==> flow/design.v (excerpt) <==
module cpu(
    input clk,
    input reset,
    output [7:0] address,
    input [7:0] from_memory,
    output write,
    output [7:0] to_memory
);
Size: ~180 flip-flops, ~11000 µm² of cells after synthesis.
Settings: LEC_CHECK=0, ABC_AREA=0, CAP_MARGIN=40, CELL_PAD_IN_SITES_GLOBAL_PLACEMENT=0, CORE_ASPECT_RATIO=0.53, CORE_MARGIN=10, CORE_UTILIZATION=54, CTS_CLUSTER_SIZE=93, GPL_ROUTABILITY_DRIVEN=1, GPL_TIMING_DRIVEN=0, MAX_ROUTING_LAYER=met4, MIN_ROUTING_LAYER=met2, PLACE_DENSITY_LB_ADDON=0.29, SLEW_MARGIN=20, TNS_END_PERCENT=50; clock period 5.29 ns.
run.sh (not shown) runs the stock make flow with config.mk's settings and CLKGATE_MAP_FILE=.
The first run ended with an error in global routing.
Then changed:
- ABC_AREA: 0 -> not set
- CAP_MARGIN: 40 -> 20
- CELL_PAD_IN_SITES_DETAIL_PLACEMENT: not set -> 1
- CORE_ASPECT_RATIO: 0.53 -> 1.4
- CORE_MARGIN: 10 -> 4
- CORE_UTILIZATION: 54 -> 17
- CTS_CLUSTER_DIAMETER: not set -> 333
- CTS_CLUSTER_SIZE: 93 -> not set
- GPL_ROUTABILITY_DRIVEN: 1 -> not set
- GPL_TIMING_DRIVEN: 0 -> not set
- PLACE_DENSITY: not set -> 0.68
- PLACE_DENSITY_LB_ADDON: 0.29 -> not set
- TNS_END_PERCENT: 50 -> not set
- clock period: 5.29 -> 4.72 ns (I/O delays scaled with it)
What happened:
- With this change the flow completed, yet does not pass: negative setup slack
- synthesized cell count stays the same
- area after synthesis does not change
- die area went up to 2.6 times its value
Then changed:
- ABC_AREA: not set -> 1
- CELL_PAD_IN_SITES_DETAIL_PLACEMENT: 1 -> not set
- CORE_ASPECT_RATIO: 1.4 -> not set
- CORE_MARGIN: 4 -> 2
- CORE_UTILIZATION: 17 -> 72
- CTS_CLUSTER_DIAMETER: 333 -> not set
- CTS_CLUSTER_SIZE: not set -> 28
- MIN_ROUTING_LAYER: met2 -> met1
- PLACE_DENSITY: 0.68 -> 0.65
- TNS_END_PERCENT: not set -> 50
- clock period: 4.72 -> 3.77 ns (I/O delays scaled with it)
Outcome: With this change the flow ended with an error in global routing (GRT-0232); die area came out lower by 74%; synthesized area came out higher by about 10%; synthesized cell count came out higher by about 44%.
Then changed:
- CELL_PAD_IN_SITES_GLOBAL_PLACEMENT: 0 -> not set
- CTS_CLUSTER_SIZE: 28 -> 90
- MAX_ROUTING_LAYER: met4 -> not set
- MIN_ROUTING_LAYER: met1 -> not set
- PLACE_DENSITY: 0.65 -> 0.42
- TNS_END_PERCENT: 50 -> 5
- clock period: 3.77 -> 3.92 ns (I/O delays scaled with it)
Outcome: The changed run completed and failed the layout checks on negative setup slack. Die area is unchanged. Area after synthesis is unchanged. Synthesized cell count is unchanged.
Then changed:
- CELL_PAD_IN_SITES_GLOBAL_PLACEMENT: not set -> 0
- CTS_CLUSTER_DIAMETER: not set -> 165
- CTS_CLUSTER_SIZE: 90 -> 17
- HOLD_SLACK_MARGIN: not set -> 0.3
- MAX_ROUTING_LAYER: not set -> met4
- MIN_ROUTING_LAYER: not set -> met1
- PLACE_DENSITY: 0.42 -> not set
- PLACE_DENSITY_LB_ADDON: not set -> 0.15
- TNS_END_PERCENT: 5 -> not set
- clock period: 3.92 -> 3.93 ns (I/O delays scaled with it)
Result: With this change the flow stopped in global routing; synthesized area is unchanged; die area stays the same; synthesized cell count stays the same.

== build 58 ==
cpu again, from the RTL that the note above started with.
make LEC_CHECK=0 ABC_AREA=1 CAP_MARGIN=20 CORE_ASPECT_RATIO=1.38 CORE_MARGIN=2 CORE_UTILIZATION=72 CTS_CLUSTER_DIAMETER=369 CTS_CLUSTER_SIZE=98 PLACE_DENSITY=0.38 SLEW_MARGIN=20 finish   # period 3.15 ns
Build 58 terminated abnormally: global routing (5_1_grt) reported GRT-0116.
#### Input delta (build 53 over build 58)
# build 58
export LEC_CHECK = 0
export ABC_AREA = 1
export CAP_MARGIN = 20
export CORE_ASPECT_RATIO = 1.38
export CORE_MARGIN = 2
export CORE_UTILIZATION = 72
export CTS_CLUSTER_DIAMETER = 369
export CTS_CLUSTER_SIZE = 98
export PLACE_DENSITY = 0.38
export SLEW_MARGIN = 20
create_clock -name core_clock -period 3.15 [get_ports {clk}]
# build 53
export LEC_CHECK = 0
export CAP_MARGIN = 20
export CORE_MARGIN = 2
export CORE_UTILIZATION = 65
export SLEW_MARGIN = 20
create_clock -name core_clock -period 4.33 [get_ports {clk}]
### Flow results
Build 53 had finished all stages when the layout checks came back failing, citing setup timing.
Delta (build 53 minus build 58): placeable core region moved up, area of the mapped netlist went down, post-synthesis async set-or-reset flop share neither gained nor lost much, chip area was more or less identical.
The following lists how build 11 was set up differently from build 53:
# build 53
export LEC_CHECK = 0
export CAP_MARGIN = 20
export CORE_MARGIN = 2
export CORE_UTILIZATION = 65
export SLEW_MARGIN = 20
create_clock -name core_clock -period 4.33 [get_ports {clk}]
# build 11
export LEC_CHECK = 0
export ABC_AREA = 1
export CAP_MARGIN = 25
export CORE_MARGIN = 2
export CORE_UTILIZATION = 40
export SLEW_MARGIN = 15
create_clock -name core_clock -period 7.0 [get_ports {clk}]
## What came out
[build 11 vs build 53] number of buffers added for setup after CTS: lower in build 11. Every run in build 53 and build 11 closed cleanly, with the single exception of build 53. Build 53 finished every stage; the final checks, however, were not passed, the failures being setup timing. Between build 53 and build 11, cell area is higher for build 53, build 11 comes in under that. In build 11 relative to build 53, wire length had gone down by more than a quarter.
[inputs] build 97 vs build 11
# build 11
export LEC_CHECK = 0
export ABC_AREA = 1
export CAP_MARGIN = 25
export CORE_MARGIN = 2
export CORE_UTILIZATION = 40
export SLEW_MARGIN = 15
create_clock -name core_clock -period 7.0 [get_ports {clk}]
# build 97
export LEC_CHECK = 0
export ABC_AREA = 1
export CAP_MARGIN = 10
export CELL_PAD_IN_SITES_DETAIL_PLACEMENT = 1
export CELL_PAD_IN_SITES_GLOBAL_PLACEMENT = 2
export CORE_ASPECT_RATIO = 0.53
export CORE_MARGIN = 8
export CORE_UTILIZATION = 40
export CTS_CLUSTER_DIAMETER = 306
export GPL_ROUTABILITY_DRIVEN = 0
export PLACE_DENSITY = 0.62
export SLEW_MARGIN = 20
create_clock -name core_clock -period 7.0 [get_ports {clk}]
==> comparison <==
Going from build 11 to build 97, total power grew by a little under 10%.
Residual DRC count: build 11 vs build 97 identical
In the reports for build 97 and build 11, the smaller wire length belongs to build 11.
Build 97 has less setup slack than build 11.
Per the comparison of build 97 with build 11, final area grew by about 0.36%, relative area change from synthesis to final layout increased 0.38 points.
Compared to build 11, build 97 has share of the cycle needed by the critical path after routing 3.3 points higher.
Run comparison: build 11 beginning of the critical path control_unit1.state[0]; build 97 beginning of the critical path control_unit1.state[2]
Share of power burned in the clock network ends up lower on build 97.
On sequential share of cell area, build 97 and build 11 are basically level.
Build 11 ended with every stage complete and zero timing, DRC or antenna violations.
Build 97 closes out successfully: all stages finished, all timing, DRC and antenna checks passed.
For the global-route track usage on met1, build 97 came in 13 points higher than build 11 did.
Diff build 11..build 97 | simple-gate area share of the yosys netlist | unchanged
The inputs of build 95 differ from those of build 97 as listed below.
# build 97
export LEC_CHECK = 0
export ABC_AREA = 1
export CAP_MARGIN = 10
export CELL_PAD_IN_SITES_DETAIL_PLACEMENT = 1
export CELL_PAD_IN_SITES_GLOBAL_PLACEMENT = 2
export CORE_ASPECT_RATIO = 0.53
export CORE_MARGIN = 8
export CORE_UTILIZATION = 40
export CTS_CLUSTER_DIAMETER = 306
export GPL_ROUTABILITY_DRIVEN = 0
export PLACE_DENSITY = 0.62
export SLEW_MARGIN = 20
create_clock -name core_clock -period 7.0 [get_ports {clk}]
# build 95
export LEC_CHECK = 0
export ABC_AREA = 1
export CAP_MARGIN = 20
export CORE_MARGIN = 2
export CORE_UTILIZATION = 72
export CTS_CLUSTER_DIAMETER = 369
export CTS_CLUSTER_SIZE = 98
export PLACE_DENSITY = 0.38
export SETUP_SLACK_MARGIN = 0.93
export SLEW_MARGIN = 20
create_clock -name core_clock -period 3.15 [get_ports {clk}]
Notes after the runs:
Share of synthesized cell area in full adder, half adder and majority cells essentially unchanged between build 97 and build 95. NOTE number of placement rows build 97->build 95 increased by a few percent. As far as yosys-reported design area after synthesis goes, build 95 and build 97 are indistinguishable; the numbers are identical. In the tables for build 97 and build 95, cell resize tally after clock tree synthesis reads lower with build 97. Taking build 97 over build 95, the height of the die ratio works out to 1.07. Reported for build 97 and build 95, simple-gate portion of the synthesized area turned out identical to the last digit. Build 95 did not make it past global routing (5_1_grt), where a tool error ended it. Build 97 went all the way through synthesis, placement and routing and the layout is clean on timing, DRC and antenna.

cpu again, from the RTL that the note above started with.
==> flow/design.v (excerpt) <==
module cpu(
    input clk,
    input reset,
    output [7:0] address,
    input [7:0] from_memory,
    output write,
    output [7:0] to_memory
);
make LEC_CHECK=0 ABC_AREA=0 CAP_MARGIN=20 CELL_PAD_IN_SITES_GLOBAL_PLACEMENT=0 CORE_ASPECT_RATIO=0.5 CORE_MARGIN=2 CORE_UTILIZATION=63 CTS_CLUSTER_DIAMETER=221 CTS_CLUSTER_SIZE=99 MAX_ROUTING_LAYER=met4 MIN_ROUTING_LAYER=met1 PLACE_DENSITY=0.35 SLEW_MARGIN=20 TNS_END_PERCENT=10 finish   # period 5.33 ns
Rerun with:
==> flow/config.mk (replaced) <==
export PLATFORM = sky130hd
export DESIGN_NAME = cpu
export DESIGN_NICKNAME = cpu
export VERILOG_FILES = /design/flow/design.v
export SDC_FILE = /design/flow/constraint.sdc
export NUM_CORES = 4
export LEC_CHECK = 0
export CAP_MARGIN = 20
export CORE_MARGIN = 2
export CORE_UTILIZATION = 40
export SLEW_MARGIN = 20
==> flow/constraint.sdc (replaced) <==
create_clock -name core_clock -period 6.25 [get_ports {clk}]
set_input_delay 1.2500 -clock core_clock [delete_from_list [all_inputs] [get_ports {clk}]]
set_output_delay 1.2500 -clock core_clock [all_outputs]
set_load 0.01 [all_outputs]
Effect:
- The changed run ran to the end with no violations
- power fell by 20%
- worst hold slack hardly moves
- cell area fell by about 3%
- first-iteration DRC count fell by 24%
- area after synthesis is unchanged
- non-clock buffer count fell by 26
- maximum frequency fell by about 12%
- setup slack gets better by 0.23 ns
Rerun with:
--- a/flow/config.mk
+++ b/flow/config.mk
@@ -7,0 +8 @@
+export ABC_AREA = 1
@@ -10 +11 @@
-export CORE_UTILIZATION = 40
+export CORE_UTILIZATION = 68
==> flow/constraint.sdc (replaced) <==
create_clock -name core_clock -period 4.5 [get_ports {clk}]
set_input_delay 0.9000 -clock core_clock [delete_from_list [all_inputs] [get_ports {clk}]]
set_output_delay 0.9000 -clock core_clock [all_outputs]
set_load 0.01 [all_outputs]
After rerunning: Wire length went up by 10%. Register-to-register slack got worse by 0.24 ns. Final cell count went up by 28%. Total power went up by about 80%. Synthesized cell count went up by 44%. Worst hold slack got worse by 0.010 ns. Clock-buffer cell count is unchanged. Worst setup slack got worse by 0.26 ns.

Starting RTL as in the previous note.
Settings: LEC_CHECK=0, ABC_AREA=0, CAP_MARGIN=20, CELL_PAD_IN_SITES_GLOBAL_PLACEMENT=1, CORE_MARGIN=2, CORE_UTILIZATION=58, CTS_CLUSTER_SIZE=99, MAX_ROUTING_LAYER=met4, MIN_ROUTING_LAYER=met1, PLACE_DENSITY_LB_ADDON=0.15, SETUP_SLACK_MARGIN=0.51, SLEW_MARGIN=20; clock period 3.48 ns.
The first run reached the layout checks and failed them: negative setup slack.
Next try:
==> flow/config.mk (replaced) <==
export PLATFORM = sky130hd
export DESIGN_NAME = cpu
export DESIGN_NICKNAME = cpu
export VERILOG_FILES = /design/flow/design.v
export SDC_FILE = /design/flow/constraint.sdc
export NUM_CORES = 4
export LEC_CHECK = 0
export CAP_MARGIN = 20
export CORE_MARGIN = 2
export CORE_UTILIZATION = 24
export SLEW_MARGIN = 20
==> flow/constraint.sdc (replaced) <==
create_clock -name core_clock -period 7.43 [get_ports {clk}]
set_input_delay 1.4860 -clock core_clock [delete_from_list [all_inputs] [get_ports {clk}]]
set_output_delay 1.4860 -clock core_clock [all_outputs]
set_load 0.01 [all_outputs]
=> Now the flow passed the timing, design-rule and antenna checks. Sequential share of layout area rises by 8.4 points. Clock power drops by about 50%. Via count drops by about 18%. Sequential power went down by 52%. Final cell count rises by 6.0%.
Next try:
--- a/flow/config.mk
+++ b/flow/config.mk
@@ -9,3 +9,4 @@
 export CORE_MARGIN = 2
-export CORE_UTILIZATION = 24
+export CORE_UTILIZATION = 66
+export CTS_CLUSTER_SIZE = 40
 export SLEW_MARGIN = 20
==> flow/constraint.sdc (replaced) <==
create_clock -name core_clock -period 5.0 [get_ports {clk}]
set_input_delay 1.0000 -clock core_clock [delete_from_list [all_inputs] [get_ports {clk}]]
set_output_delay 1.0000 -clock core_clock [all_outputs]
set_load 0.01 [all_outputs]
Result: This time the run completed and failed the layout checks on negative setup slack. Clock-buffer cell count went up by 1. Cell area climbs by about 4%. Power rises by 67%. Clock skew barely changes. Register-to-register slack got worse by 1000 ps. Critical path depth increases by 3. Die area goes down by 63%. Synthesized area stays the same.

## run 1
Starting RTL as in the previous note.
export LEC_CHECK = 0
export ABC_AREA = 1
export CAP_MARGIN = 10
export CELL_PAD_IN_SITES_DETAIL_PLACEMENT = 1
export CELL_PAD_IN_SITES_GLOBAL_PLACEMENT = 3
export CORE_ASPECT_RATIO = 0.62
export CORE_MARGIN = 10
export CORE_UTILIZATION = 71
export CTS_CLUSTER_DIAMETER = 306
export GPL_ROUTABILITY_DRIVEN = 0
export PLACE_DENSITY = 0.62
export SETUP_SLACK_MARGIN = 1.37
export SLEW_MARGIN = 30
create_clock -name core_clock -period 7.0 [get_ports {clk}]
Status(run 1) = ERROR, stage = global placement without I/O
Here is what was changed in the inputs of run 2 compared with run 1.
Settings: CTS_CLUSTER_DIAMETER: 306 -> 233; ABC_AREA: 1 -> unset; PLACE_DENSITY: 0.62 -> unset; CAP_MARGIN: 10 -> 20; GPL_ROUTABILITY_DRIVEN: 0 -> unset; CORE_ASPECT_RATIO: 0.62 -> 1.4; SETUP_SLACK_MARGIN: 1.37 -> unset; MIN_ROUTING_LAYER: unset -> met2; SLEW_MARGIN: 30 -> 20; CORE_UTILIZATION: 71 -> 36; CORE_MARGIN: 10 -> 6; CELL_PAD_IN_SITES_GLOBAL_PLACEMENT: 3 -> 2; the clock period (ns, I/O delays scaled along): 7.0 -> 4.72.
### Flow results
The flow completed for run 2, but it is not clean: the layout still shows setup timing.
Summary of the comparison: die width is lower in run 2, relative to run 1.
Area after synthesis: run 1 and run 2 compared, higher one is run 1
Die height: run 2 > run 1
For the cell count in the Yosys report, run 2 came in 455 lower than run 1 did.
Run 2 ended with more mux contribution to synthesized area than run 1.
Run 2 gives more aoi/oai-family share of the synthesized area than run 1 did.
Run 2 vs run 1: gate count of the mapped netlist down in run 2
Count of standard-cell rows for run 2 is higher than for run 1.
Modified inputs, run 3 compared to run 2
Settings: TNS_END_PERCENT newly set to 10; CORE_ASPECT_RATIO removed (was 1.4); CELL_PAD_IN_SITES_GLOBAL_PLACEMENT removed (was 2); CORE_MARGIN changed from 6 to 2; MIN_ROUTING_LAYER removed (was met2); CTS_CLUSTER_SIZE newly set to 98; ABC_AREA newly set to 1; CELL_PAD_IN_SITES_DETAIL_PLACEMENT removed (was 1); CORE_UTILIZATION changed from 36 to 72; CTS_CLUSTER_DIAMETER changed from 233 to 369; PLACE_DENSITY newly set to 0.38; the clock period (ns, I/O delays scaled along) changed from 4.72 to 3.15.
- Run 3 terminated abnormally: global routing reported GRT-0232.
- Run 3 against run 2: count of unique library cells instantiated by Yosys shrank by 20%, horizontal die dimension shrank by 16%, synthesized cell count grew by 455.
- Share of synthesized cell area in and-or and or-and compound cells (run 3 over run 2): decrease, 5.9 points
- Summed standard-cell area reported by yosys was higher in the run labelled run 3.
- Against run 2, run 3 reports a post-synthesis adder-cell area fraction that is lower.
Setup changes, run 3 to run 4
Settings: PLACE_DENSITY removed (was 0.38); ABC_AREA removed (was 1); CORE_UTILIZATION changed from 72 to 66; CTS_CLUSTER_DIAMETER removed (was 369); CTS_CLUSTER_SIZE removed (was 98); TNS_END_PERCENT removed (was 10); the clock period (ns, I/O delays scaled along) changed from 3.15 to 6.25.
Findings:
Relative to run 3, die area decreased by 1.3% in run 4.
Run 4 did not stop at any stage, and its layout met the timing, design-rule and antenna checks.
From run 3 to run 4 the numbers moved as follows: floorplan die width decreased 0.85 um; number of different library cells in the post-synthesis netlist increased about 24%.
Power and IR drop assume default switching activity.
